`design/flow/config.mk`:
```
export PLATFORM = sky130hd
export DESIGN_NAME = cordic_magphase
export DESIGN_NICKNAME = cordic_magphase
export VERILOG_FILES = /design/flow/design.v
export SDC_FILE = /design/flow/constraint.sdc
export NUM_CORES = 4
export LEC_CHECK = 0
export CAP_MARGIN = 20
export CELL_PAD_IN_SITES_DETAIL_PLACEMENT = 0
export CELL_PAD_IN_SITES_GLOBAL_PLACEMENT = 0
export CORE_ASPECT_RATIO = 0.85
export CORE_MARGIN = 2
export CORE_UTILIZATION = 58
export CTS_CLUSTER_DIAMETER = 170
export SLEW_MARGIN = 20
```
`design/flow/constraint.sdc`:
```
create_clock -name core_clock -period 6.44 [get_ports {clk}]
set_input_delay 1.2880 -clock core_clock [delete_from_list [all_inputs] [get_ports {clk}]]
set_output_delay 1.2880 -clock core_clock [all_outputs]
set_load 0.01 [all_outputs]
```
`design/flow/design.v`:
```
module cordic_magphase #(
    parameter integer INPUT_WIDTH      = 16,
    parameter integer INT_WIDTH        = 32,
    parameter integer ITERATIONS       = 32,
    parameter integer GAIN_FRAC_BITS   = 28,
    parameter integer OUTPUT_FRAC_BITS = 14
) (
    input  wire                          clk,
    input  wire                          rst_n,
    input  wire                          start,
    input  wire signed [INPUT_WIDTH-1:0] x_in,
    input  wire signed [INPUT_WIDTH-1:0] y_in,
    output reg                           busy,
    output reg                           done,
    output reg  signed [INT_WIDTH-1:0]   magnitude,
    output reg  signed [INT_WIDTH-1:0]   phase
);
    localparam IDLE         = 2'd0;
    localparam ITERATE      = 2'd1;
    localparam POST_PROCESS = 2'd2;
    localparam DONE_STATE   = 2'd3;
    reg [1:0] state, state_next;
    reg signed [INT_WIDTH-1:0] x_reg, y_reg, x_next, y_next;
    reg signed [INT_WIDTH-1:0] z_reg, z_next;
    reg [5:0]                  iter_cnt, iter_cnt_next;
    reg signed [1:0] pi_correction, pi_correction_next;  
    localparam [31:0] PI_CONST32    = 32'h3243F6A8;  
    localparam [31:0] TWOPI_CONST32 = 32'h6487ED51;  
    localparam [31:0] K_INV32       = 32'd162600000;
    localparam signed [INT_WIDTH-1:0] PI_CONST    = {{(INT_WIDTH-32){PI_CONST32[31]}}, PI_CONST32};
    localparam signed [INT_WIDTH-1:0] TWOPI_CONST = {{(INT_WIDTH-32){TWOPI_CONST32[31]}}, TWOPI_CONST32};
    localparam signed [INT_WIDTH-1:0] K_INV       = {{(INT_WIDTH-32){K_INV32[31]}}, K_INV32};
    function signed [31:0] atan_lut;
        input [4:0] idx;
        begin
            case (idx)
                4'd0:  atan_lut = 32'sh0C90FDAA;
                4'd1:  atan_lut = 32'sh076B19C1;
                4'd2:  atan_lut = 32'sh03EB6EBF;
                4'd3:  atan_lut = 32'sh01FD5BA9;
                4'd4:  atan_lut = 32'sh00FFAAE0;
                4'd5:  atan_lut = 32'sh007FF55B;
                4'd6:  atan_lut = 32'sh003FFEA8;
                4'd7:  atan_lut = 32'sh001FFFDA;
                4'd8:  atan_lut = 32'sh000FFFEF;
                4'd9:  atan_lut = 32'sh0007FFFF;
                4'd10: atan_lut = 32'sh0003FFFF;
                4'd11: atan_lut = 32'sh0001FFFF;
                4'd12: atan_lut = 32'sh0000FFFF;
                4'd13: atan_lut = 32'sh00007FFF;
                4'd14: atan_lut = 32'sh00003FFF;
                4'd15: atan_lut = 32'sh00001FFF;  
                5'd16: atan_lut = 32'sh00000FFF;  
                5'd17: atan_lut = 32'sh000007FF;  
                5'd18: atan_lut = 32'sh000003FF;  
                5'd19: atan_lut = 32'sh000001FF;  
                5'd20: atan_lut = 32'sh000000FF;  
                5'd21: atan_lut = 32'sh0000007F;  
                5'd22: atan_lut = 32'sh0000003F;  
                5'd23: atan_lut = 32'sh0000001F;  
                5'd24: atan_lut = 32'sh0000000F;  
                5'd25: atan_lut = 32'sh00000007;  
                5'd26: atan_lut = 32'sh00000003;  
                5'd27: atan_lut = 32'sh00000001;  
                default: atan_lut = 32'sh00000000;  
            endcase
        end
    endfunction
    wire signed [47:0] mag_prod = x_reg * K_INV;  
    wire signed [INT_WIDTH-1:0] mag_corr = mag_prod >>> GAIN_FRAC_BITS;
    reg  signed [INT_WIDTH-1:0] phase_tmp;
    always @(posedge clk or negedge rst_n) begin
        if (!rst_n) begin
            state     <= IDLE;
            busy      <= 1'b0;
            done      <= 1'b0;
            x_reg     <= 0;
            y_reg     <= 0;
            z_reg     <= 0;
            iter_cnt  <= 0;
            magnitude <= 0;
            phase     <= 0;
            pi_correction <= 2'sd0;
        end else begin
            state    <= state_next;
            x_reg    <= x_next;
            y_reg    <= y_next;
            z_reg    <= z_next;
            iter_cnt <= iter_cnt_next;
            pi_correction <= pi_correction_next;
            busy     <= (state_next != IDLE) && (state_next != DONE_STATE);
            done     <= (state_next == DONE_STATE);
            if (state_next == DONE_STATE) begin
                magnitude <= ((mag_corr < 0) ? -mag_corr : mag_corr) << OUTPUT_FRAC_BITS;
                case (pi_correction)
                    -2'sd1: phase_tmp = z_next - PI_CONST;
                    2'sd0:  phase_tmp = z_next;
                    default: phase_tmp = z_next + PI_CONST;
                endcase
                if (phase_tmp > PI_CONST)
                    phase_tmp = phase_tmp - TWOPI_CONST;
                else if (phase_tmp < -PI_CONST)
                    phase_tmp = phase_tmp + TWOPI_CONST;
                phase <= phase_tmp;
            end
        end
    end
    always @* begin
        state_next          = state;
        x_next              = x_reg;
        y_next              = y_reg;
        z_next              = z_reg;
        iter_cnt_next       = iter_cnt;
        pi_correction_next  = pi_correction;
        case (state)
            IDLE, DONE_STATE: begin
                if (start) begin
                    x_next = {{(INT_WIDTH-INPUT_WIDTH){x_in[INPUT_WIDTH-1]}}, x_in};
                    y_next = {{(INT_WIDTH-INPUT_WIDTH){y_in[INPUT_WIDTH-1]}}, y_in};
                    if (x_next < 0) begin
                        x_next = -x_next;
                        y_next = -y_next;
                        pi_correction_next = (y_next >= 0) ? 2'sd1 : -2'sd1;
                    end else begin
                        pi_correction_next = 2'sd0;
                    end
                    z_next        = 0;
                    iter_cnt_next = 0;
                    state_next    = ITERATE;
                end else begin
                    state_next    = IDLE;
                end
            end
            ITERATE: begin
                if (iter_cnt < ITERATIONS) begin
                    if (y_reg >= 0) begin
                        x_next = x_reg + (y_reg >>> iter_cnt);
                        y_next = y_reg - (x_reg >>> iter_cnt);
                        z_next = z_reg + atan_lut(iter_cnt[4:0]);
                    end else begin
                        x_next = x_reg - (y_reg >>> iter_cnt);
                        y_next = y_reg + (x_reg >>> iter_cnt);
                        z_next = z_reg - atan_lut(iter_cnt[4:0]);
                    end
                    iter_cnt_next = iter_cnt + 1'b1;
                    if (iter_cnt == ITERATIONS-1)
                        state_next = POST_PROCESS;
                end else begin
                    state_next = POST_PROCESS;
                end
            end
            POST_PROCESS: begin
                state_next = DONE_STATE;
            end
            default: state_next = IDLE;
        endcase
    end
endmodule
```
`design/flow/run.sh`:
```
#!/bin/bash
# the make line also repeats each setting of config.mk as NAME=value (left out here)
make -C /OpenROAD-flow-scripts/flow DESIGN_CONFIG=/design/flow/config.mk WORK_HOME=/design/flow/orfs CLKGATE_MAP_FILE= finish
```
==> results_dict.tcl, run 1 <==
# yosys + openroad results
set metrics [dict create \
    run_status "finished with violations" \
    so.violations "negative setup slack" \
    r2r_startpoint "x_reg[11]$_DFFE_PN0P_" \
    cap_violations 0 \
    gr-usage-met1_pct 58.6 \
    globalplace.congestion 1.01 \
    openroad.warnings 48 \
    ys_seq_share_pct 13.4 \
    routedWlPerCell_um 24.9 \
    core_area_sq_um 50800 \
    r2r-end "magnitude[27]$_DFFE_PN0P_" \
    synth.cells.most_frequent "sky130_fd_sc_hd__ha_1, sky130_fd_sc_hd__inv_1, sky130_fd_sc_hd__nand2_1" \
    async_flop_share_pct 100 \
    reg2reg_setup_slack_ps -1740 \
    ys_chip_area_sq_um 29900 \
    wire_length_of_the_first_global_routing_pass_um 181000 \
    cts.root.buffer_cell "sky130_fd_sc_hd__clkbuf_16" \
    netlist_top_cells_area "sky130_fd_sc_hd__ha_1, sky130_fd_sc_hd__dfrtp_1, sky130_fd_sc_hd__fa_1" \
    pin_count_of_the_biggest_net_entering_global_routing 88 \
    timing.reg2reg.worst_path_depth 28 \
    height_of_the_chip_um 213 \
    grt_antenna_before_repair 4 \
    cpPeakStageDelay_ps 820 \
    cts_tree "built" \
    drt_iter0_drc 4927 \
    edf_count 0 \
    worst_setup_path_startpoint "x_reg[11]$_DFFE_PN0P_" \
    number_of_buffers_between_clock_root_and_the_deepest_sink 2 \
    worstSetupEndpointType "register" \
    hold_path_depth 2 \
    number_of_standard_cells_reported_by_yosys 3625 \
    min-delay-path-class "reg2reg" \
    finalSetupViolations 57 \
    final_core_utilization_pct 81.9 \
    synthTopLogicFamily "adder cells" \
    worstHoldStart "phase[28]$_DFFE_PN0P_" \
    muxShareOfSynthArea_pct 7.99 \
    total_instance_count_after_detailed_placement 5012 \
    fin_skew_ps 28.0 \
    grt_usage_pct 43.4 \
    slew_headroom_pct 29.2 \
    synthesis.area_sq_um 29900 \
    post_detailed_routing_wire_length_um 129000 \
    cpMostUsedCell "sky130_fd_sc_hd__fa_1" \
    drc 0 \
    floorplanUtilization_pct 58.8 \
    die_area_sq_um 53300 \
    grt_setup_unrepaired "yes" \
    synth_adder_area_share_pct 26.6 \
    worstMarginPinSlew_ps 1060 \
    path_class "reg2reg" \
    final_cells 5175 \
    post_detail_place_hpwl_um 87300 \
    ys_ff 160 \
    cp_num_buf_inv 7 \
    timing.critical_path.fanout_max 5 \
    cts.sink_count 160 \
    startpoint_type "register" \
    critPathSlowestCell "sky130_fd_sc_hd__fa_1" \
    groute.layer.met2.usage_pct 67.6 \
    critical_path_arrival_ps 8560 \
    worst_setup_path_endpoint "magnitude[27]$_DFFE_PN0P_" \
    synth-simple-area-share_pct 16.2 \
    num_vias 34312 \
    final.min_clock_period_ps 8180 \
    syn_inst 3625 \
    placement.io_buffers 86 \
    post_synth_ao_oa_area_fraction_pct 21.3 \
    firstDrtPassIters 10 \
    first_global_vias 32951 \
    rows 76 \
    cts.htree.levels 4 \
    timing.critical_path.max_delay_family "adder cells" \
    ant_nets 0 \
    post-synth-top-area-fraction_pct 14.9 \
    synthFlopType "sky130_fd_sc_hd__dfrtp_1" \
    min_delay_worst_endpoint "phase[28]$_DFFE_PN0P_" \
    ios 101 \
    fmax_ghz 0.122 \
    finalHoldViolCount 0 \
    dieWidth_um 250 \
    clk_transition_reported_paths_ps 90 \
    post_drt_via_cell_ratio 6.63 \
    worst-path-stages 28 \
    areaGrowthSynthToFinish_pct 39.3 \
    timing_max_transition_violations_final 0 \
    required_ps 6820 \
    synth.cellmix.xorXnorShare_pct 7.21 \
    final_cycle_share_pct 127 \
    gr-max-usage-layer "met2" \
    overflow 0 \
    ys_types 115 \
    clock_latency_ps 530 \
    yosysTopAreaCell "sky130_fd_sc_hd__ha_1" \
    post-route-worst-setup-slack_ps -1740 \
    synthesis.area_per_instance_sq_um 8.24 \
    gr-usage-met3_pct 9.64 \
    cts_inserted_buffers 17 \
    yosysWarnings 1 \
    nets 5063 \
]
-- layout make-up --
class / instances / area [sq um]
Clock buffer: 18 / 439
Tap cell: 663 / 830
Multi-Input combinational cell: 2939 / 26400
Clock inverter: 14 / 163
Inverter: 359 / 1360
Fill cell: 2977 / 9170
Timing Repair Buffer: 1021 / 8350
Antenna cell: 1 / 2.50
Sequential cell: 160 / 4040
-- routing by layer --
metal	routed length, um	up-vias
li1	-	14636
met1	48400	16374
met2	55300	2579
met3	17300	715
met4	7580	8
met5	139	-
-- metrics by stage --
| step | cell area (sq um) | worst slack [ps] | hold slack [ps] | TNS [ps] |
|---|---|---|---|---|
| after floorplan | 30500 | -905 | 363 | -24710 |
| after CTS | 39700 | -811 | 488 | -34830 |
| after detailed placement | 37400 | -1310 | 471 | -56590 |
| after global routing | 41600 | -1890 | 524 | -64540 |
| final | 41600 | -1740 | 511 | -53010 |
| after global placement | 37400 | -1100 | 463 | -42890 |
-- what timing repair did --
| action | in CTS | in global routing |
|---|---|---|
| buffers inserted | 59 | 67 |
| hold buffers | 0 | 0 |
| cloned | 4 | 4 |
| pin swaps | 85 | 146 |
| gates resized | 204 | 263 |
| endpoints found under the setup margin | 68 | 72 |
==> run 2, diff against run 1 <==
- CELL_PAD_IN_SITES_DETAIL_PLACEMENT: 0 -> unset
- CELL_PAD_IN_SITES_GLOBAL_PLACEMENT: 0 -> unset
- CORE_ASPECT_RATIO: 0.85 -> unset
- CORE_UTILIZATION: 58 -> 72
- CTS_CLUSTER_DIAMETER: 170 -> 199
- CTS_CLUSTER_SIZE: unset -> 28
- MAX_ROUTING_LAYER: unset -> met4
- PLACE_DENSITY_LB_ADDON: unset -> 0.19
- SETUP_SLACK_MARGIN: unset -> 4.05
- clock period: 6.44 -> 13.6 ns (I/O delays scaled with it)
==> run 2 against run 1 <==
The run now finishes clean. Register-to-register slack gained 6200 ps. Cell count shrank 20%. Count of clock-buffer cells in the layout grew 2. Hold slack lost 16 ps. Largest cell class unchanged.
==> results_dict.tcl, run 2 <==
# yosys + openroad results
set metrics [dict create \
    cts_tree "built" \
    drt_iter0_drc 3686 \
    timing.critical_path.max_delay_family "AND-OR/OR-AND gates" \
    cts.root.buffer_cell "sky130_fd_sc_hd__clkbuf_16" \
    grt_antenna_before_repair 1 \
    grt_setup_unrepaired "no" \
    cap_violations 0 \
    post_detailed_routing_wire_length_um 98000 \
    ant_nets 0 \
    critical_path_arrival_ps 9550 \
    muxShareOfSynthArea_pct 7.99 \
    globalplace.congestion 1.06 \
    syn_inst 3625 \
    ys_ff 160 \
    final_cells 4149 \
    worstMarginPinSlew_ps 1030 \
    nets 4168 \
    edf_count 0 \
    cts.htree.levels 4 \
    clk_transition_reported_paths_ps 70 \
    cts_inserted_buffers 17 \
    worst-path-stages 33 \
    worst_setup_path_startpoint "iter_cnt[4]$_DFFE_PN0P_" \
    r2r-end "phase[28]$_DFFE_PN0P_" \
    routedWlPerCell_um 23.6 \
    drc 0 \
    mi_logic_area_sq_um 23900 \
    grt_usage_pct 46.3 \
    post_drt_via_cell_ratio 7.07 \
    ios 101 \
    timing_max_transition_violations_final 0 \
    timing.reg2reg.worst_path_depth 33 \
    worstSetupEndpointType "register" \
    fmax_ghz 0.110 \
    final_cycle_share_pct 66.9 \
    total_instance_count_after_detailed_placement 4111 \
    finalHoldViolCount 0 \
    cts.sink_count 160 \
    openroad.warnings 43 \
    synthesis.area_per_instance_sq_um 8.24 \
    clock_latency_ps 510 \
    synthTopLogicFamily "adder cells" \
    worst_setup_path_endpoint "phase[28]$_DFFE_PN0P_" \
    startpoint_type "register" \
    rows 74 \
    path_class "reg2reg" \
    run_status "no timing/DRC/antenna violations" \
    wire_length_of_the_first_global_routing_pass_um 155000 \
    post_synth_ao_oa_area_fraction_pct 21.3 \
    yosysWarnings 1 \
    synthFlopType "sky130_fd_sc_hd__dfrtp_1" \
    post-synth-top-area-fraction_pct 14.9 \
    synth-simple-area-share_pct 16.2 \
    async_flop_share_pct 100 \
    worstHoldStart "phase[16]$_DFFE_PN0P_" \
    ys_types 115 \
    hold_path_depth 2 \
    timing.critical_path.fanout_max 56 \
    min-delay-path-class "reg2reg" \
    netlist_top_cells_area "sky130_fd_sc_hd__ha_1, sky130_fd_sc_hd__dfrtp_1, sky130_fd_sc_hd__fa_1" \
    pin_count_of_the_biggest_net_entering_global_routing 90 \
    critPathSlowestCell "sky130_fd_sc_hd__a31oi_4" \
    min_delay_worst_endpoint "phase[16]$_DFFE_PN0P_" \
    synthesis.area_sq_um 29900 \
    core_area_sq_um 40900 \
    slew_headroom_pct 29.6 \
    num_vias 29320 \
    synth.cellmix.xorXnorShare_pct 7.21 \
    ys_chip_area_sq_um 29900 \
    required_ps 14040 \
    post_detail_place_hpwl_um 73500 \
    fin_setup_tns_ps 0 \
    ys_seq_share_pct 13.4 \
    flop_area_sq_um 4020 \
    synth_adder_area_share_pct 26.6 \
    number_of_standard_cells_reported_by_yosys 3625 \
    finalSetupViolations 0 \
    overflow 0 \
    synth.cells.most_frequent "sky130_fd_sc_hd__ha_1, sky130_fd_sc_hd__inv_1, sky130_fd_sc_hd__nand2_1" \
    yosysTopAreaCell "sky130_fd_sc_hd__ha_1" \
    final.min_clock_period_ps 9100 \
    firstDrtPassIters 8 \
    hold_buffers 0 \
    reg2reg_setup_slack_ps 4500 \
    number_of_buffers_between_clock_root_and_the_deepest_sink 2 \
    first_global_vias 29245 \
    height_of_the_chip_um 208 \
    die_area_sq_um 43100 \
    placement.io_buffers 86 \
    r2r_startpoint "iter_cnt[4]$_DFFE_PN0P_" \
    cp_num_buf_inv 4 \
    floorplanUtilization_pct 73.0 \
    areaGrowthSynthToFinish_pct 6.19 \
    cpPeakStageDelay_ps 520 \
    fin_skew_ps 10.0 \
    fill_cells 2755 \
    dieWidth_um 208 \
]
## run 2: per-layer routing
layer  vias to the layer above  global-route usage, %  share of wire (%)
met1                     13813                   52.4                 35
met4                         0                   30.6                7.6
met2                      2010                   74.3                 47
li1                      12864                      -                  -
met5                         -                      -                  0
met3                       633                   10.0                 10
## run 2: final cells by class
class / instances / share of cell area (%)
Clock inverter: 12 / 0.469
Sequential cell: 160 / 12.7
Tap cell: 532 / 2.10
Multi-Input combinational cell: 2940 / 75.2
Clock buffer: 20 / 1.44
Inverter: 359 / 4.26
Timing Repair Buffer: 125 / 3.83
Antenna cell: 1 / 0.00789
## run 2: timing repair
action	4_1_cts	5_1_grt
buffers inserted	1	3
setup endpoints to repair	32	33
pin swaps	1	0
resized	3	18
gates cloned	1	0
## run 2: per-stage QoR
step	cell area, sq um	hold WS [ps]	util (%)	worst slack (ps)
2_1_floorplan	29900	363	-	4730
3_3_place_gp	30900	469	75.5	3930
3_5_place_dp	30900	478	75.6	3490
4_1_cts	31600	496	77.1	4140
5_1_grt	31700	518	77.5	4060
6_report	31700	495	77.5	4500
==> run 3, diff against run 2 <==
- ABC_AREA: unset -> 1
- CELL_PAD_IN_SITES_DETAIL_PLACEMENT: unset -> 0
- CELL_PAD_IN_SITES_GLOBAL_PLACEMENT: unset -> 0
- CORE_ASPECT_RATIO: unset -> 0.85
- CTS_CLUSTER_DIAMETER: 199 -> 170
- CTS_CLUSTER_SIZE: 28 -> unset
- HOLD_SLACK_MARGIN: unset -> 0.29
- MAX_ROUTING_LAYER: met4 -> unset
- PLACE_DENSITY: unset -> 0.76
- PLACE_DENSITY_LB_ADDON: 0.19 -> unset
- SETUP_SLACK_MARGIN: 4.05 -> 1.89
- clock period: 13.6 -> 6.32 ns (I/O delays scaled with it)
==> run 3 against run 2 <==
The run now fails in 5_1_grt. Area after synthesis increased by 9.3%. Die size increased by 9.1%. Synthesized cell count increased by 42%.
==> results_dict.tcl, run 3 <==
# flow metrics
set metrics [dict create \
    run_status "stopped before the end" \
    stop_stage "5_1_grt" \
    run.stop_error "[ERROR GRT-0232] Routing congestion too high. Check the congestion heatmap in the GUI." \
    total_instance_count_after_detailed_placement 5970 \
    ys_chip_area_sq_um 32600 \
    synthesis.area_sq_um 32600 \
    async_flop_share_pct 100 \
    netlist_top_cells_area "sky130_fd_sc_hd__nand2_1, sky130_fd_sc_hd__ha_1, sky130_fd_sc_hd__dfrtp_1" \
    post_synth_ao_oa_area_fraction_pct 14.6 \
    ys_ff 160 \
    cts.sink_count 160 \
    synth.cells.most_frequent "sky130_fd_sc_hd__nand2_1, sky130_fd_sc_hd__inv_1, sky130_fd_sc_hd__nor2_1" \
    cts_inserted_buffers 17 \
    grt_usage_pct 77.0 \
    post-synth-top-area-fraction_pct 17.1 \
    edf_count 0 \
    die_area_sq_um 47100 \
    globalplace.congestion 1.08 \
    cts.root.buffer_cell "sky130_fd_sc_hd__clkbuf_16" \
    overflow 90 \
    ys_types 64 \
    placement.io_buffers 86 \
    dieWidth_um 235 \
    height_of_the_chip_um 200 \
    synth_adder_area_share_pct 24.3 \
    core_area_sq_um 44500 \
    floorplanUtilization_pct 73.4 \
    rows 71 \
    number_of_buffers_between_clock_root_and_the_deepest_sink 2 \
    post-synth-top-count-cell "sky130_fd_sc_hd__nand2_1" \
    ys_seq_share_pct 12.3 \
    post_detail_place_hpwl_um 87600 \
    number_of_standard_cells_reported_by_yosys 5135 \
    muxShareOfSynthArea_pct 1.05 \
    synthFlopType "sky130_fd_sc_hd__dfrtp_1" \
    ios 101 \
    synth.cellmix.xorXnorShare_pct 5.26 \
    synth-simple-area-share_pct 30.4 \
    yosysTopAreaCell "sky130_fd_sc_hd__nand2_1" \
    synthesis.area_per_instance_sq_um 6.36 \
    synthTopLogicFamily "simple AND/OR/NAND/NOR gates" \
    cts.htree.levels 4 \
    yosysWarnings 1 \
    syn_inst 5135 \
]
-- run 3: metal layers --
| layer | GRT usage, % | GRT overflow |
|---|---|---|
| met5 | 40.7 | 0 |
| met4 | 67.9 | 39 |
| met3 | 63.4 | 5 |
| met2 | 91.3 | 43 |
| met1 | 80.6 | 3 |
-- run 3: repair_timing --
item	4_1_cts
buffers inserted	117
pin swaps	238
hold endpoints to repair	0
gates resized	446
endpoints found under the setup margin	102
cloned	16
hold buffers	0
-- run 3: stage by stage --
stage,worst slack (ps),instance area (sq um),TNS [ps]
detailed placement,-224,36700,-5020
global placement,-38.0,36700,-77.5
floorplan,259,33500,0
CTS,-82.6,40200,-884
==> run 4, diff against run 3 <==
- ABC_AREA: 1 -> unset
- CELL_PAD_IN_SITES_DETAIL_PLACEMENT: 0 -> unset
- CELL_PAD_IN_SITES_GLOBAL_PLACEMENT: 0 -> unset
- CORE_ASPECT_RATIO: 0.85 -> unset
- CORE_UTILIZATION: 72 -> 65
- CTS_CLUSTER_DIAMETER: 170 -> unset
- HOLD_SLACK_MARGIN: 0.29 -> -0.08
- PLACE_DENSITY: 0.76 -> unset
- SETUP_SLACK_MARGIN: 1.89 -> unset
- clock period: 6.32 -> 6.48 ns (I/O delays scaled with it)
==> run 4 against run 3 <==
The flow again stops in 5_1_grt. Die size is 1.3% higher. Synthesized cell count is 29% lower. Area after synthesis is 8.5% lower.
==> results_dict.tcl, run 4 <==
# flow metrics
set metrics [dict create \
    floorplanUtilization_pct 65.8 \
    number_of_buffers_between_clock_root_and_the_deepest_sink 2 \
    run_status "stopped before the end" \
    stop_stage "5_1_grt" \
    edf_count 0 \
    grt_usage_pct 79.7 \
    synthesis.area_sq_um 29900 \
    ys_ff 160 \
    yosysTopAreaCell "sky130_fd_sc_hd__ha_1" \
    core_area_sq_um 45400 \
    async_flop_share_pct 100 \
    die_area_sq_um 47700 \
    ys_types 115 \
    syn_inst 3625 \
    cts.sink_count 160 \
    muxShareOfSynthArea_pct 7.99 \
    placement.io_buffers 86 \
    synthFlopType "sky130_fd_sc_hd__dfrtp_1" \
    overflow 668 \
    cts.root.buffer_cell "sky130_fd_sc_hd__clkbuf_16" \
    placement.cell_area_sq_um 37100 \
    yosysWarnings 1 \
    ios 101 \
    synthTopLogicFamily "adder cells" \
    cts.htree.levels 4 \
    synthesis.area_per_instance_sq_um 8.24 \
    rows 78 \
    globalplace.congestion 1.02 \
    synth_adder_area_share_pct 26.6 \
    post-synth-top-area-fraction_pct 14.9 \
    netlist_top_cells_area "sky130_fd_sc_hd__ha_1, sky130_fd_sc_hd__dfrtp_1, sky130_fd_sc_hd__fa_1" \
    ys_chip_area_sq_um 29900 \
    hold_buffers 0 \
    synth.cellmix.xorXnorShare_pct 7.21 \
    post_synth_ao_oa_area_fraction_pct 21.3 \
    number_of_standard_cells_reported_by_yosys 3625 \
    run.stop_error "[ERROR GRT-0232] Routing congestion too high. Check the congestion heatmap in the GUI." \
    synth-simple-area-share_pct 16.2 \
    cts_inserted_buffers 17 \
    post_detail_place_hpwl_um 87600 \
    synth.cells.most_frequent "sky130_fd_sc_hd__ha_1, sky130_fd_sc_hd__inv_1, sky130_fd_sc_hd__nand2_1" \
    ys_seq_share_pct 13.4 \
    dieWidth_um 218 \
    height_of_the_chip_um 218 \
]
==> run 4: per-layer routing <==
layer	global-route usage (%)	GRT overflow
met1	78.6	20
met2	97.6	386
met3	63.0	24
met4	80.5	235
met5	37.3	3
==> run 4: stage by stage <==
step                      setup slack [ps]  TNS (ps)  std cells
after CTS                             -814    -32250       5036
after global placement                -736    -28920       4914
after floorplan                       -865    -22980       3638
after detailed placement              -945    -43730       4914
==> run 4: what timing repair did <==
action,CTS
resized,252
buffers inserted,87
hold endpoints to repair,0
endpoints found under the setup margin,66
gates cloned,7
pin swaps,145
==> run 5, diff against run 4 <==
- ABC_AREA: unset -> 0
- CORE_UTILIZATION: 65 -> 72
- CTS_CLUSTER_SIZE: unset -> 100
- HOLD_SLACK_MARGIN: -0.08 -> unset
- PLACE_DENSITY: unset -> 0.42
- TNS_END_PERCENT: unset -> 20
- clock period: 6.48 -> 5.94 ns (I/O delays scaled with it)
==> run 5 against run 4 <==
The flow again stops in 5_1_grt. Synthesized cell count stayed put. Area after synthesis stayed put. Die size is 9.5% lower.
==> results_dict.tcl, run 5 <==
# flow metrics
set metrics [dict create \
    netlist_top_cells_area "sky130_fd_sc_hd__ha_1, sky130_fd_sc_hd__dfrtp_1, sky130_fd_sc_hd__fa_1" \
    post_synth_ao_oa_area_fraction_pct 21.3 \
    run_status "stopped before the end" \
    async_flop_share_pct 100 \
    yosysTopAreaCell "sky130_fd_sc_hd__ha_1" \
    number_of_standard_cells_reported_by_yosys 3625 \
    synthesis.area_sq_um 29900 \
    syn_inst 3625 \
    ios 101 \
    cts.root.buffer_cell "sky130_fd_sc_hd__clkbuf_16" \
    placement.io_buffers 86 \
    post-synth-top-area-fraction_pct 14.9 \
    number_of_buffers_between_clock_root_and_the_deepest_sink 2 \
    synthTopLogicFamily "adder cells" \
    dieWidth_um 208 \
    synthesis.area_per_instance_sq_um 8.24 \
    stop_stage "5_1_grt" \
    grt_usage_pct 94.7 \
    ys_types 115 \
    globalplace.congestion 1.10 \
    rows 74 \
    ys_ff 160 \
    cts_inserted_buffers 17 \
    post_detail_place_hpwl_um 94800 \
    cts.sink_count 160 \
    post_place_worst_slack_ps -1730 \
    yosysWarnings 1 \
    edf_count 0 \
    ys_seq_share_pct 13.4 \
    floorplanUtilization_pct 73.0 \
    cts.htree.levels 4 \
    synthFlopType "sky130_fd_sc_hd__dfrtp_1" \
    synth-simple-area-share_pct 16.2 \
    run.stop_error "[ERROR GRT-0116] Global routing finished with congestion. Check the congestion regions in the DRC Viewer." \
    synth_adder_area_share_pct 26.6 \
    die_area_sq_um 43100 \
    muxShareOfSynthArea_pct 7.99 \
    ys_chip_area_sq_um 29900 \
    overflow 1586 \
    synth.cells.most_frequent "sky130_fd_sc_hd__ha_1, sky130_fd_sc_hd__inv_1, sky130_fd_sc_hd__nand2_1" \
    height_of_the_chip_um 208 \
    core_area_sq_um 40900 \
    synth.cellmix.xorXnorShare_pct 7.21 \
]
-- run 5: timing repair --
| item | 4_1_cts |
|---|---|
| hold endpoints to repair | 0 |
| pin swaps | 83 |
| cloned | 2 |
| setup endpoints to repair | 86 |
| hold buffers | 0 |
| resized | 165 |
| setup buffers | 36 |
-- run 5: through the flow --
stage	std cells	instance area [sq um]
detailed placement	4991	37800
global placement	4991	37800
CTS	5060	39400
floorplan	3638	30200
-- run 5: layer usage --
metal / global-route usage [%] / GRT overflow
met1: 89.9 / 23
met2: 109 / 1000
met3: 82.4 / 32
met4: 106 / 527
met5: 49.9 / 4
==> run 6, diff against run 5 <==
- ABC_AREA: 0 -> unset
- CELL_PAD_IN_SITES_DETAIL_PLACEMENT: unset -> 0
- CELL_PAD_IN_SITES_GLOBAL_PLACEMENT: unset -> 0
- CORE_ASPECT_RATIO: unset -> 0.85
- CTS_CLUSTER_DIAMETER: unset -> 36
- CTS_CLUSTER_SIZE: 100 -> 36
- PLACE_DENSITY: 0.42 -> unset
- PLACE_DENSITY_LB_ADDON: unset -> 0.16
- SETUP_SLACK_MARGIN: unset -> 2.12
- TNS_END_PERCENT: 20 -> unset
- clock period: 5.94 -> 7.16 ns (I/O delays scaled with it)
==> run 6 against run 5 <==
The run again fails in 5_1_grt. Die size is essentially flat. Area after synthesis unchanged. Synthesized cell count stayed put.
==> results_dict.tcl, run 6 <==
# flow metrics
set metrics [dict create \
    run_status "stopped before the end" \
    stop_stage "5_1_grt" \
    run.stop_error "[ERROR GRT-0232] Routing congestion too high. Check the congestion heatmap in the GUI." \
    edf_count 0 \
    post-synth-top-area-fraction_pct 14.9 \
    floorplanUtilization_pct 73.3 \
    height_of_the_chip_um 192 \
    number_of_standard_cells_reported_by_yosys 3625 \
    post_detail_place_hpwl_um 79200 \
    ys_seq_share_pct 13.4 \
    synth.cells.most_frequent "sky130_fd_sc_hd__ha_1, sky130_fd_sc_hd__inv_1, sky130_fd_sc_hd__nand2_1" \
    rows 68 \
    dieWidth_um 225 \
    netlist_top_cells_area "sky130_fd_sc_hd__ha_1, sky130_fd_sc_hd__dfrtp_1, sky130_fd_sc_hd__fa_1" \
    core_area_sq_um 40800 \
    synth.cellmix.xorXnorShare_pct 7.21 \
    async_flop_share_pct 100 \
    ys_chip_area_sq_um 29900 \
    grt_usage_pct 86.7 \
    placement.io_buffers 86 \
    hold_buffers 0 \
    synthesis.area_per_instance_sq_um 8.24 \
    globalplace.congestion 1.05 \
    overflow 308 \
    yosysTopAreaCell "sky130_fd_sc_hd__ha_1" \
    synth-simple-area-share_pct 16.2 \
    yosysWarnings 1 \
    synthTopLogicFamily "adder cells" \
    die_area_sq_um 43100 \
    synthFlopType "sky130_fd_sc_hd__dfrtp_1" \
    cts.htree.levels 4 \
    synth_adder_area_share_pct 26.6 \
    ys_ff 160 \
    post_place_worst_slack_ps -418 \
    muxShareOfSynthArea_pct 7.99 \
    cts.root.buffer_cell "sky130_fd_sc_hd__clkbuf_16" \
    post_synth_ao_oa_area_fraction_pct 21.3 \
    ys_types 115 \
    cts.sink_count 160 \
    synthesis.area_sq_um 29900 \
    ios 101 \
    total_instance_count_after_detailed_placement 4370 \
    number_of_buffers_between_clock_root_and_the_deepest_sink 2 \
    syn_inst 3625 \
    cts_inserted_buffers 17 \
]
## run 6: timing repair
action,4_1_cts
setup endpoints to repair,101
cloned,6
setup buffers,133
resized,329
endpoints found under the hold margin,0
pin swaps,205
## run 6: per-layer routing
metal / overflow / GRT usage, %
met4: 94 / 85.8
met2: 137 / 97.4
met3: 31 / 77.2
met1: 43 / 86.8
met5: 3 / 59.2
## run 6: metrics by stage
| step | util (%) | cell area, sq um |
|---|---|---|
| after detailed placement | 82.4 | 33600 |
| after CTS | 90.5 | 36900 |
| after floorplan | - | 30600 |
| after global placement | 82.4 | 33600 |
==> run 7, diff against run 6 <==
- ABC_AREA: unset -> 1
- CAP_MARGIN: 20 -> 0
- CELL_PAD_IN_SITES_DETAIL_PLACEMENT: 0 -> unset
- CELL_PAD_IN_SITES_GLOBAL_PLACEMENT: 0 -> unset
- CORE_ASPECT_RATIO: 0.85 -> unset
- CTS_CLUSTER_DIAMETER: 36 -> unset
- CTS_CLUSTER_SIZE: 36 -> unset
- PLACE_DENSITY: unset -> 0.42
- PLACE_DENSITY_LB_ADDON: 0.16 -> unset
- SETUP_SLACK_MARGIN: 2.12 -> -0.44
- TNS_END_PERCENT: unset -> 20
- clock period: 7.16 -> 7.07 ns (I/O delays scaled with it)
==> run 7 against run 6 <==
The layout now fails its checks (negative setup slack). Synthesized cell count up 42%. Die size up 9.1%. Area after synthesis up 9.3%.
==> results_dict.tcl, run 7 <==
# yosys + openroad results
set metrics [dict create \
    post_place_worst_slack_ps -79.8 \
    dieWidth_um 217 \
    clk_transition_reported_paths_ps 80 \
    reg2reg_setup_slack_ps -90 \
    hold_buffers 0 \
    r2r_startpoint "x_reg[7]$_DFFE_PN0P_" \
    finalHoldViolCount 0 \
    timing.reg2reg.worst_path_depth 32 \
    synthesis.area_per_instance_sq_um 6.36 \
    placement.cell_area_sq_um 34100 \
    globalplace.congestion 1.07 \
    min-delay-path-class "reg2reg" \
    route.antenna.diode_count 0 \
    post_detailed_routing_wire_length_um 105000 \
    critical_path_arrival_ps 7610 \
    fmax_ghz 0.140 \
    slew_headroom_pct 26.3 \
    pin_count_of_the_biggest_net_entering_global_routing 97 \
    first_global_vias 33054 \
    muxShareOfSynthArea_pct 1.05 \
    timing.critical_path.fanout_max 6 \
    overflow 0 \
    cts.root.buffer_cell "sky130_fd_sc_hd__clkbuf_16" \
    worst_setup_path_endpoint "magnitude[28]$_DFFE_PN0P_" \
    floorplanUtilization_pct 72.4 \
    path_class "reg2reg" \
    run_status "finished with violations" \
    ys_seq_share_pct 12.3 \
    wire_length_of_the_first_global_routing_pass_um 167000 \
    core_area_sq_um 45100 \
    finalInstanceArea_sq_um 35000 \
    post_detail_place_hpwl_um 83400 \
    number_of_standard_cells_reported_by_yosys 5135 \
    synthFlopType "sky130_fd_sc_hd__dfrtp_1" \
    post-synth-top-area-fraction_pct 17.1 \
    routedWlPerCell_um 18.1 \
    areaGrowthSynthToFinish_pct 7.20 \
    fin_setup_tns_ps -172 \
    timing_max_transition_violations_final 0 \
    die_area_sq_um 47100 \
    cap_violations 0 \
    drt_iter0_drc 4404 \
    synth_adder_area_share_pct 24.3 \
    worst_setup_path_startpoint "x_reg[7]$_DFFE_PN0P_" \
    nets 5751 \
    final.min_clock_period_ps 7160 \
    post-route-worst-setup-slack_ps -93.4 \
    synthesis.area_sq_um 32600 \
    ant_nets 0 \
    placement.io_buffers 86 \
    async_flop_share_pct 100 \
    worst-path-stages 32 \
    drc 0 \
    cts_inserted_buffers 17 \
    netlist_top_cells_area "sky130_fd_sc_hd__nand2_1, sky130_fd_sc_hd__ha_1, sky130_fd_sc_hd__dfrtp_1" \
    clock_latency_ps 510 \
    final_cells 5799 \
    so.violations "negative setup slack" \
    worstHoldStart "phase[20]$_DFFE_PN0P_" \
    number_of_buffers_between_clock_root_and_the_deepest_sink 2 \
    synth.cells.most_frequent "sky130_fd_sc_hd__nand2_1, sky130_fd_sc_hd__inv_1, sky130_fd_sc_hd__nor2_1" \
    total_instance_count_after_detailed_placement 5755 \
    edf_count 0 \
    grt_antenna_before_repair 0 \
    cp_num_buf_inv 7 \
    grt_usage_pct 44.3 \
    critPathSlowestCell "sky130_fd_sc_hd__fa_1" \
    cts.htree.levels 4 \
    finalSetupViolations 3 \
    r2r-end "magnitude[28]$_DFFE_PN0P_" \
    post-synth-top-count-cell "sky130_fd_sc_hd__nand2_1" \
    ys_ff 160 \
    synth-simple-area-share_pct 30.4 \
    num_vias 35012 \
    cts_tree "built" \
    synth.cellmix.xorXnorShare_pct 5.26 \
    rows 78 \
    syn_inst 5135 \
    firstDrtPassIters 9 \
    ios 101 \
    post_drt_via_cell_ratio 6.04 \
    synthTopLogicFamily "simple AND/OR/NAND/NOR gates" \
    grt_setup_unrepaired "yes" \
    worstSetupEndpointType "register" \
    yosysTopAreaCell "sky130_fd_sc_hd__nand2_1" \
    openroad.warnings 46 \
    required_ps 7520 \
    worstMarginPinSlew_ps 1100 \
    ys_chip_area_sq_um 32600 \
    fin_skew_ps 17.1 \
    hold_path_depth 2 \
    min_delay_worst_endpoint "phase[20]$_DFFE_PN0P_" \
    post_synth_ao_oa_area_fraction_pct 14.6 \
    timing.critical_path.max_delay_family "adder cells" \
    yosysWarnings 1 \
    final_cycle_share_pct 101 \
    startpoint_type "register" \
    height_of_the_chip_um 217 \
    ys_types 64 \
    cpPeakStageDelay_ps 580 \
    cts.sink_count 160 \
]
-- run 7: layout make-up --
class,instances,area [sq um]
flip-flops and latches,160,4010
clock buffers,21,460
fillers,3622,10100
well taps,600,751
repair buffers,183,1630
clock inverters,11,130
inverters,814,3060
multi-input cells,4010,25000
-- run 7: timing repair --
item / in CTS / in global routing
setup endpoints to repair: 0 / 34
gates resized: 0 / 41
setup buffers: 0 / 10
-- run 7: metrics by stage --
step | util [%] | hold slack (ps)
2_1_floorplan | - | 349
3_3_place_gp | 75.7 | 462
3_5_place_dp | 75.7 | 464
4_1_cts | 77.0 | 482
5_1_grt | 77.6 | 508
6_report | 77.6 | 481
-- run 7: layer usage --
layer	vias to the layer above	track usage, %	share of wire (%)
met5	-	0	0
met4	0	21.3	5.2
met3	419	8.55	11
met2	2105	69.5	43
met1	15911	58.9	41
li1	16577	-	-
==> run 8, diff against run 7 <==
- CAP_MARGIN: 0 -> 20
- CORE_UTILIZATION: 72 -> 71
- PLACE_DENSITY: 0.42 -> unset
- SETUP_SLACK_MARGIN: -0.44 -> unset
- clock period: 7.07 -> 9.23 ns (I/O delays scaled with it)
==> run 8 against run 7 <==
The run now finishes clean. Area after synthesis stayed put. Routed wire length increased by 4.9%. First-iteration DRC count is 8.3% higher. Global-route usage grew 1.9 points. Non-clock buffer count shrank 70. Critical path depth rose by 15. Sequential cell count stayed put. Utilization fell by 2.2 points. Register-to-register slack improved by 1200 ps. Design area decreased by 2.2%. Largest cell class unchanged.
==> results_dict.tcl, run 8 <==
# yosys + openroad results
set metrics [dict create \
    worst-path-stages 47 \
    timing_max_transition_violations_final 0 \
    pin_count_of_the_biggest_net_entering_global_routing 102 \
    grt_antenna_before_repair 1 \
    post_detail_place_hpwl_um 86300 \
    fin_setup_tns_ps 0 \
    gr-usage-met3_pct 11.1 \
    cap_violations 0 \
    final.min_clock_period_ps 8080 \
    required_ps 9640 \
    overflow 0 \
    critical_path_arrival_ps 8490 \
    synthFlopType "sky130_fd_sc_hd__dfrtp_1" \
    post_synth_ao_oa_area_fraction_pct 14.6 \
    synth.cellmix.xorXnorShare_pct 5.26 \
    groute.layer.met2.usage_pct 70.6 \
    timing.reg2reg.worst_path_depth 47 \
    post-synth-top-area-fraction_pct 17.1 \
    timing.critical_path.max_delay_family "simple AND/OR/NAND/NOR gates" \
    num_vias 35675 \
    fin_skew_ps 20.1 \
    synth-simple-area-share_pct 30.4 \
    cts.htree.levels 4 \
    yosysTopAreaCell "sky130_fd_sc_hd__nand2_1" \
    clock_latency_ps 520 \
    drt_iter0_drc 4768 \
    synth.cells.most_frequent "sky130_fd_sc_hd__nand2_1, sky130_fd_sc_hd__inv_1, sky130_fd_sc_hd__nor2_1" \
    fmax_ghz 0.124 \
    ios 101 \
    r2r-end "phase[3]$_DFFE_PN0P_" \
    path_class "reg2reg" \
    rows 78 \
    muxShareOfSynthArea_pct 1.05 \
    synth_adder_area_share_pct 24.3 \
    final_cells 5727 \
    finalHoldViolCount 0 \
    worstHoldStart "magnitude[15]$_DFFE_PN0P_" \
    finalInstanceArea_sq_um 34200 \
    height_of_the_chip_um 218 \
    reg2reg_setup_slack_ps 1150 \
    finalSetupViolations 0 \
    placement.cell_area_sq_um 33700 \
    timing.critical_path.fanout_max 51 \
    netlist_top_cells_area "sky130_fd_sc_hd__nand2_1, sky130_fd_sc_hd__ha_1, sky130_fd_sc_hd__dfrtp_1" \
    cpMostUsedCell "sky130_fd_sc_hd__nand2_1" \
    cts.root.buffer_cell "sky130_fd_sc_hd__clkbuf_16" \
    mi_logic_area_sq_um 24800 \
    ant_nets 0 \
    synthesis.area_sq_um 32600 \
    r2r_startpoint "iter_cnt[1]$_DFFE_PN0P_" \
    dieWidth_um 218 \
    wire_length_of_the_first_global_routing_pass_um 175000 \
    clk_transition_reported_paths_ps 70 \
    post-route-worst-setup-slack_ps 1150 \
    gr-usage-met1_pct 60.3 \
    core_area_sq_um 45400 \
    grt_usage_pct 46.2 \
    cp_num_buf_inv 8 \
    grt_setup_unrepaired "no" \
    placement.io_buffers 86 \
    startpoint_type "register" \
    flop_area_sq_um 4010 \
    firstDrtPassIters 9 \
    worst_setup_path_endpoint "phase[3]$_DFFE_PN0P_" \
    ys_seq_share_pct 12.3 \
    ys_types 64 \
    worstMarginPinSlew_ps 1040 \
    post_detailed_routing_wire_length_um 110000 \
    min_delay_worst_endpoint "magnitude[15]$_DFFE_PN0P_" \
    drc 0 \
    number_of_buffers_between_clock_root_and_the_deepest_sink 2 \
    syn_inst 5135 \
    die_area_sq_um 47700 \
    number_of_standard_cells_reported_by_yosys 5135 \
    areaGrowthSynthToFinish_pct 4.86 \
    first_global_vias 33983 \
    nets 5678 \
    hold_path_depth 2 \
    synthTopLogicFamily "simple AND/OR/NAND/NOR gates" \
    final_cycle_share_pct 87.6 \
    globalplace.congestion 1.04 \
    fill_cells 3598 \
    worstSetupEndpointType "register" \
    slew_headroom_pct 30.7 \
    gr-max-usage-layer "met2" \
    ys_chip_area_sq_um 32600 \
    cts_inserted_buffers 17 \
    ys_ff 160 \
    run_status "no timing/DRC/antenna violations" \
    worst_setup_path_startpoint "iter_cnt[1]$_DFFE_PN0P_" \
    floorplanUtilization_pct 71.9 \
    critPathSlowestCell "sky130_fd_sc_hd__dfrtp_1" \
    yosysWarnings 1 \
    cts_tree "built" \
    post_place_worst_slack_ps 1080 \
    post_drt_via_cell_ratio 6.23 \
    openroad.warnings 48 \
    async_flop_share_pct 100 \
    cts.sink_count 160 \
    edf_count 0 \
    post-synth-top-count-cell "sky130_fd_sc_hd__nand2_1" \
    routedWlPerCell_um 19.2 \
    cpPeakStageDelay_ps 580 \
    total_instance_count_after_detailed_placement 5694 \
    synthesis.area_per_instance_sq_um 6.36 \
    min-delay-path-class "reg2reg" \
]
==> run 8: cell type report <==
| class | instances | area share [%] |
|---|---|---|
| Timing Repair Buffer | 113 | 3.11 |
| Sequential cell | 160 | 11.7 |
| Antenna cell | 1 | 0.00731 |
| Inverter | 814 | 8.95 |
| Multi-Input combinational cell | 4007 | 72.4 |
| Clock inverter | 13 | 0.369 |
| Clock buffer | 19 | 1.29 |
| Tap cell | 600 | 2.19 |
==> run 8: through the flow <==
stage / utilization, % / hold WS, ps
after floorplan: - / 349
after global placement: 74.2 / 463
after detailed placement: 74.2 / 467
after CTS: 75.4 / 485
after global routing: 75.4 / 502
final: 75.4 / 486
==> run 8: repair_timing <==
item | CTS | global route
hold buffers | 0 | 0
gates resized | 0 | 2
setup endpoints to repair | 0 | 8
buffers inserted | 0 | 0
==> run 8: metal layers <==
| metal | vias to the layer above | share of wire (%) |
|---|---|---|
| met5 | - | 0.045 |
| met4 | 2 | 5.7 |
| met3 | 539 | 12 |
| met2 | 2548 | 43 |
| met1 | 16136 | 39 |
| li1 | 16450 | - |
==> run 9, diff against run 8 <==
- ABC_AREA: 1 -> unset
- CORE_UTILIZATION: 71 -> 72
- CTS_CLUSTER_SIZE: unset -> 49
- MAX_ROUTING_LAYER: unset -> met4
- PLACE_DENSITY_LB_ADDON: unset -> 0.01
- SETUP_SLACK_MARGIN: unset -> 1.95
- SLEW_MARGIN: 20 -> 5
- TNS_END_PERCENT: 20 -> unset
- clock period: 9.23 -> 6.62 ns (I/O delays scaled with it)
==> run 9 against run 8 <==
The flow now stops in 4_1_cts. Synthesized cell count down 29%. Area after synthesis down 8.5%. Die size down 9.6%.
==> results_dict.tcl, run 9 <==
# flow metrics
set metrics [dict create \
    run_status "stopped before the end" \
    stop_stage "4_1_cts" \
    run.stop_error "[ERROR DPL-0033] detailed placement checks failed during check placement." \
    die_area_sq_um 43100 \
    yosysWarnings 1 \
    synthTopLogicFamily "adder cells" \
    ios 101 \
    height_of_the_chip_um 208 \
    core_area_sq_um 40900 \
    post_synth_ao_oa_area_fraction_pct 21.3 \
    placement.cell_area_sq_um 35800 \
    synth_adder_area_share_pct 26.6 \
    syn_inst 3625 \
    async_flop_share_pct 100 \
    ys_types 115 \
    synthFlopType "sky130_fd_sc_hd__dfrtp_1" \
    synthesis.area_sq_um 29900 \
    post_detail_place_hpwl_um 83500 \
    netlist_top_cells_area "sky130_fd_sc_hd__ha_1, sky130_fd_sc_hd__dfrtp_1, sky130_fd_sc_hd__fa_1" \
    synth-simple-area-share_pct 16.2 \
    ys_seq_share_pct 13.4 \
    dieWidth_um 208 \
    synth.cellmix.xorXnorShare_pct 7.21 \
    globalplace.congestion 1.12 \
    yosysTopAreaCell "sky130_fd_sc_hd__ha_1" \
    synthesis.area_per_instance_sq_um 8.24 \
    muxShareOfSynthArea_pct 7.99 \
    rows 74 \
    synth.cells.most_frequent "sky130_fd_sc_hd__ha_1, sky130_fd_sc_hd__inv_1, sky130_fd_sc_hd__nand2_1" \
    post-synth-top-area-fraction_pct 14.9 \
    ys_ff 160 \
    floorplanUtilization_pct 73.0 \
    placement.io_buffers 86 \
    number_of_standard_cells_reported_by_yosys 3625 \
    ys_chip_area_sq_um 29900 \
    edf_count 0 \
]
==> run 9: through the flow <==
stage / setup slack (ps) / utilization [%] / instances
3_5_place_dp: -965 / 87.4 / 4664
2_1_floorplan: -724 / - / 3638
3_3_place_gp: -685 / 87.4 / 4664
==> run 10, diff against run 9 <==
- CAP_MARGIN: 20 -> 40
- CELL_PAD_IN_SITES_GLOBAL_PLACEMENT: unset -> 0
- CORE_UTILIZATION: 72 -> 23
- CTS_CLUSTER_DIAMETER: unset -> 89
- CTS_CLUSTER_SIZE: 49 -> 88
- GPL_TIMING_DRIVEN: unset -> 1
- MAX_ROUTING_LAYER: met4 -> met5
- PLACE_DENSITY_LB_ADDON: 0.01 -> unset
- SETUP_SLACK_MARGIN: 1.95 -> unset
- SLEW_MARGIN: 5 -> 25
- TNS_END_PERCENT: unset -> 85
- clock period: 6.62 -> 13.1 ns (I/O delays scaled with it)
==> run 10 against run 9 <==
The run now finishes clean. Area after synthesis is the same. Synthesized cell count stayed put. Die size increased to 3.1 times the previous value.
==> results_dict.tcl, run 10 <==
# yosys + openroad results
set metrics [dict create \
    finalSetupViolations 0 \
    cpMostUsedCell "sky130_fd_sc_hd__a21oi_1" \
    pin_count_of_the_biggest_net_entering_global_routing 84 \
    r2r_startpoint "iter_cnt[1]$_DFFE_PN0P_" \
    timing_max_transition_violations_final 0 \
    die_area_sq_um 133000 \
    clock_latency_ps 510 \
    number_of_standard_cells_reported_by_yosys 3625 \
    grt_antenna_before_repair 2 \
    path_class "reg2reg" \
    synth.cellmix.xorXnorShare_pct 7.21 \
    grt_usage_pct 14.5 \
    startpoint_type "register" \
    netlist_top_cells_area "sky130_fd_sc_hd__ha_1, sky130_fd_sc_hd__dfrtp_1, sky130_fd_sc_hd__fa_1" \
    wire_length_of_the_first_global_routing_pass_um 152000 \
    drt_iter0_drc 2409 \
    post_synth_ao_oa_area_fraction_pct 21.3 \
    muxShareOfSynthArea_pct 7.99 \
    post_detailed_routing_wire_length_um 97700 \
    worst_setup_path_startpoint "iter_cnt[1]$_DFFE_PN0P_" \
    floorplanUtilization_pct 23.1 \
    critical_path_arrival_ps 10130 \
    synthTopLogicFamily "adder cells" \
    fmax_ghz 0.102 \
    final_cycle_share_pct 74.6 \
    timing.critical_path.fanout_max 47 \
    timing.reg2reg.worst_path_depth 36 \
    post_detail_place_hpwl_um 76100 \
    total_setup_buffers_inserted_after_cts 0 \
    synthesis.area_per_instance_sq_um 8.24 \
    cts_inserted_buffers 17 \
    cpPeakStageDelay_ps 830 \
    cp_num_buf_inv 4 \
    num_vias 27087 \
    post_drt_via_cell_ratio 5.03 \
    slew_headroom_pct 41.0 \
    cts_tree "built" \
    openroad.warnings 43 \
    syn_inst 3625 \
    core_area_sq_um 129000 \
    globalplace.congestion 0.911 \
    route.antenna.diode_count 0 \
    post_cts_resize_count 0 \
    timing.critical_path.max_delay_family "AND-OR/OR-AND gates" \
    mi_logic_area_sq_um 23800 \
    ys_types 115 \
    clk_transition_reported_paths_ps 70 \
    grt_setup_unrepaired "no" \
    worstMarginPinSlew_ps 876 \
    total_instance_count_after_detailed_placement 5349 \
    synth-simple-area-share_pct 16.2 \
    dieWidth_um 364 \
    edf_count 0 \
    ys_seq_share_pct 13.4 \
    hold_path_depth 2 \
    placement.io_buffers 86 \
    reg2reg_setup_slack_ps 3330 \
    post-synth-top-area-fraction_pct 14.9 \
    async_flop_share_pct 100 \
    min-delay-path-class "reg2reg" \
    synth.cells.most_frequent "sky130_fd_sc_hd__ha_1, sky130_fd_sc_hd__inv_1, sky130_fd_sc_hd__nand2_1" \
    worst_setup_path_endpoint "phase[1]$_DFFE_PN0P_" \
    r2r-end "phase[1]$_DFFE_PN0P_" \
    worstHoldStart "phase[16]$_DFFE_PN0P_" \
    number_of_buffers_between_clock_root_and_the_deepest_sink 2 \
    worstSetupEndpointType "register" \
    worst-path-stages 36 \
    fin_skew_ps 18.6 \
    cap_violations 0 \
    overflow 0 \
    hold_buffers 0 \
    flop_area_sq_um 4020 \
    routedWlPerCell_um 18.1 \
    run_status "no timing/DRC/antenna violations" \
    areaGrowthSynthToFinish_pct 11.8 \
    ant_nets 0 \
    firstDrtPassIters 6 \
    finalHoldViolCount 0 \
    fill_cells 14055 \
    nets 4193 \
    fin_setup_tns_ps 0 \
    cts.sink_count 160 \
    required_ps 13460 \
    rows 132 \
    min_delay_worst_endpoint "phase[16]$_DFFE_PN0P_" \
    ys_ff 160 \
    critPathSlowestCell "sky130_fd_sc_hd__dfrtp_2" \
    yosysWarnings 1 \
    final_cells 5382 \
    height_of_the_chip_um 364 \
    synthesis.area_sq_um 29900 \
    first_global_vias 26108 \
    synth_adder_area_share_pct 26.6 \
    final.min_clock_period_ps 9770 \
    cts.htree.levels 4 \
    synthFlopType "sky130_fd_sc_hd__dfrtp_1" \
    drc 0 \
    yosysTopAreaCell "sky130_fd_sc_hd__ha_1" \
    ys_chip_area_sq_um 29900 \
    cts.root.buffer_cell "sky130_fd_sc_hd__clkbuf_16" \
    ios 101 \
]
## run 10: layout make-up
| cell class | count | area share [%] |
|---|---|---|
| Sequential cell | 160 | 12.0 |
| Clock inverter | 13 | 0.704 |
| Timing Repair Buffer | 151 | 4.23 |
| Clock buffer | 18 | 1.29 |
| Multi-Input combinational cell | 2939 | 71.2 |
| Inverter | 359 | 4.04 |
| Tap cell | 1742 | 6.53 |
## run 10: routing by layer
layer	share of wire (%)	track usage [%]	wire length [um]
met5	0	0	0
met4	2.2	3.91	2130
met3	7.2	3.08	7000
met2	46	23.2	44600
met1	45	19.6	43900
## run 10: metrics by stage
step | area [sq um] | util (%) | hold WS (ps) | setup WS (ps)
4_1_cts | 33300 | 25.8 | 500 | 3480
3_5_place_dp | 32700 | 25.3 | 482 | 3540
5_1_grt | 33400 | 25.9 | 533 | 2500
2_1_floorplan | 29900 | - | 363 | 4230
6_report | 33400 | 25.9 | 496 | 3330
3_3_place_gp | 32600 | 25.3 | 475 | 3400
==> run 11, diff against run 10 <==
- ABC_AREA: unset -> 0
- CAP_MARGIN: 40 -> 20
- CELL_PAD_IN_SITES_DETAIL_PLACEMENT: unset -> 0
- CELL_PAD_IN_SITES_GLOBAL_PLACEMENT: 0 -> 1
- CORE_ASPECT_RATIO: unset -> 1.08
- CORE_UTILIZATION: 23 -> 33
- CTS_CLUSTER_DIAMETER: 89 -> 352
- CTS_CLUSTER_SIZE: 88 -> unset
- GPL_TIMING_DRIVEN: 1 -> unset
- HOLD_SLACK_MARGIN: unset -> -0.08
- MAX_ROUTING_LAYER: met5 -> unset
- MIN_ROUTING_LAYER: unset -> met1
- SLEW_MARGIN: 25 -> 15
- TNS_END_PERCENT: 85 -> unset
- clock period: 13.1 -> 9.56 ns (I/O delays scaled with it)
==> run 11 against run 10 <==
Cell count shrank 11%. Die size fell by 30%. Critical path depth grew 2. Still clean on timing, DRC and antenna. Largest cell class unchanged. Register-to-register slack worse by 2400 ps. Setup slack worse by 2400 ps. Sequential share of layout area up 0.32 points. Count of clock-buffer cells in the layout increased by 1. Non-clock buffer count grew 6. Sequential cell count unchanged. Routed wire length grew 3.4%. Global-route usage grew 7.3 points. Hold slack gained 6.6 ps.
==> results_dict.tcl, run 11 <==
# yosys + openroad results
set metrics [dict create \
    rows 114 \
    min_delay_worst_endpoint "phase[16]$_DFFE_PN0P_" \
    pin_count_of_the_biggest_net_entering_global_routing 103 \
    drt_iter0_drc 1606 \
    clk_transition_reported_paths_ps 80 \
    worstMarginPinSlew_ps 1090 \
    post_synth_ao_oa_area_fraction_pct 21.3 \
    fin_setup_tns_ps 0 \
    final_core_utilization_pct 36.4 \
    post-synth-top-area-fraction_pct 14.9 \
    path_class "reg2reg" \
    required_ps 10000 \
    r2r-end "phase[17]$_DFFE_PN0P_" \
    worst_setup_path_endpoint "phase[17]$_DFFE_PN0P_" \
    post_detailed_routing_wire_length_um 101000 \
    yosysWarnings 1 \
    post_place_worst_slack_ps 725 \
    cts.sink_count 160 \
    drc 0 \
    final.min_clock_period_ps 8650 \
    number_of_buffers_between_clock_root_and_the_deepest_sink 2 \
    yosysTopAreaCell "sky130_fd_sc_hd__ha_1" \
    dieWidth_um 293 \
    ys_types 115 \
    fin_skew_ps 18.1 \
    worst-path-stages 38 \
    ys_chip_area_sq_um 29900 \
    placement.io_buffers 86 \
    num_vias 26505 \
    synth-simple-area-share_pct 16.2 \
    grt_antenna_before_repair 0 \
    fmax_ghz 0.116 \
    ys_ff 160 \
    synth.cells.most_frequent "sky130_fd_sc_hd__ha_1, sky130_fd_sc_hd__inv_1, sky130_fd_sc_hd__nand2_1" \
    cts_inserted_buffers 17 \
    wire_length_of_the_first_global_routing_pass_um 158000 \
    fill_cells 9480 \
    die_area_sq_um 92900 \
    openroad.warnings 45 \
    hold_path_depth 2 \
    min-delay-path-class "reg2reg" \
    worstHoldStart "phase[16]$_DFFE_PN0P_" \
    placement.cell_area_sq_um 32000 \
    synth.cellmix.xorXnorShare_pct 7.21 \
    synthFlopType "sky130_fd_sc_hd__dfrtp_1" \
    synthTopLogicFamily "adder cells" \
    slew_headroom_pct 26.8 \
    critical_path_arrival_ps 9100 \
    finalInstanceArea_sq_um 32600 \
    synth_adder_area_share_pct 26.6 \
    post_drt_via_cell_ratio 5.51 \
    grt_usage_pct 21.8 \
    areaGrowthSynthToFinish_pct 9.09 \
    route.antenna.diode_count 0 \
    firstDrtPassIters 5 \
    ys_seq_share_pct 13.4 \
    post_detail_place_hpwl_um 79100 \
    r2r_startpoint "iter_cnt[0]$_DFFE_PN0P_" \
    ant_nets 0 \
    edf_count 0 \
    cp_num_buf_inv 5 \
    cts.root.buffer_cell "sky130_fd_sc_hd__clkbuf_16" \
    worstSetupEndpointType "register" \
    height_of_the_chip_um 317 \
    clock_latency_ps 510 \
    startpoint_type "register" \
    cts_tree "built" \
    number_of_standard_cells_reported_by_yosys 3625 \
    worst_setup_path_startpoint "iter_cnt[0]$_DFFE_PN0P_" \
    finalSetupViolations 0 \
    timing.reg2reg.worst_path_depth 38 \
    reg2reg_setup_slack_ps 910 \
    routedWlPerCell_um 21.0 \
    timing_max_transition_violations_final 0 \
    cap_violations 0 \
    muxShareOfSynthArea_pct 7.99 \
    post-route-worst-setup-slack_ps 909 \
    ios 101 \
    globalplace.congestion 0.892 \
    overflow 0 \
    critPathSlowestCell "sky130_fd_sc_hd__dfrtp_4" \
    nets 4199 \
    synthesis.area_per_instance_sq_um 8.24 \
    first_global_vias 26417 \
    cpPeakStageDelay_ps 660 \
    floorplanUtilization_pct 33.3 \
    final_cycle_share_pct 90.5 \
    timing.critical_path.fanout_max 20 \
    grt_setup_unrepaired "no" \
    synthesis.area_sq_um 29900 \
    netlist_top_cells_area "sky130_fd_sc_hd__ha_1, sky130_fd_sc_hd__dfrtp_1, sky130_fd_sc_hd__fa_1" \
    run_status "no timing/DRC/antenna violations" \
    syn_inst 3625 \
    core_area_sq_um 89600 \
    async_flop_share_pct 100 \
    timing.critical_path.max_delay_family "simple AND/OR/NAND/NOR gates" \
    cts.htree.levels 4 \
    finalHoldViolCount 0 \
    hold_buffers 0 \
]
[run 11: routing by layer]
metal  vias up  track usage, %  share of wire (%)
met5         -               0                  0
met4         0            5.82                2.2
met3        83            2.28                3.0
met2       515            38.5                 50
met1     12996            28.3                 45
li1      12911               -                  -
[run 11: area by class of cell]
type	count	area (sq um)	share of cell area, %
inverters	359	1350	4.14
clock inverters	13	129	0.396
multi-input cells	2939	23800	72.9
clock buffers	19	443	1.36
repair buffers	157	1420	4.36
well taps	1160	1450	4.45
flip-flops and latches	160	4020	12.4
[run 11: repair_timing]
action / CTS / global route
resized: 0 / 1
setup endpoints to repair: 0 / 22
setup buffers: 0 / 1
[run 11: metrics by stage]
stage | hold slack, ps | std cells
global route | 539 | 4807
detailed placement | 486 | 4774
floorplan | 363 | 3638
global placement | 484 | 4774
finish | 503 | 4807
CTS | 504 | 4806
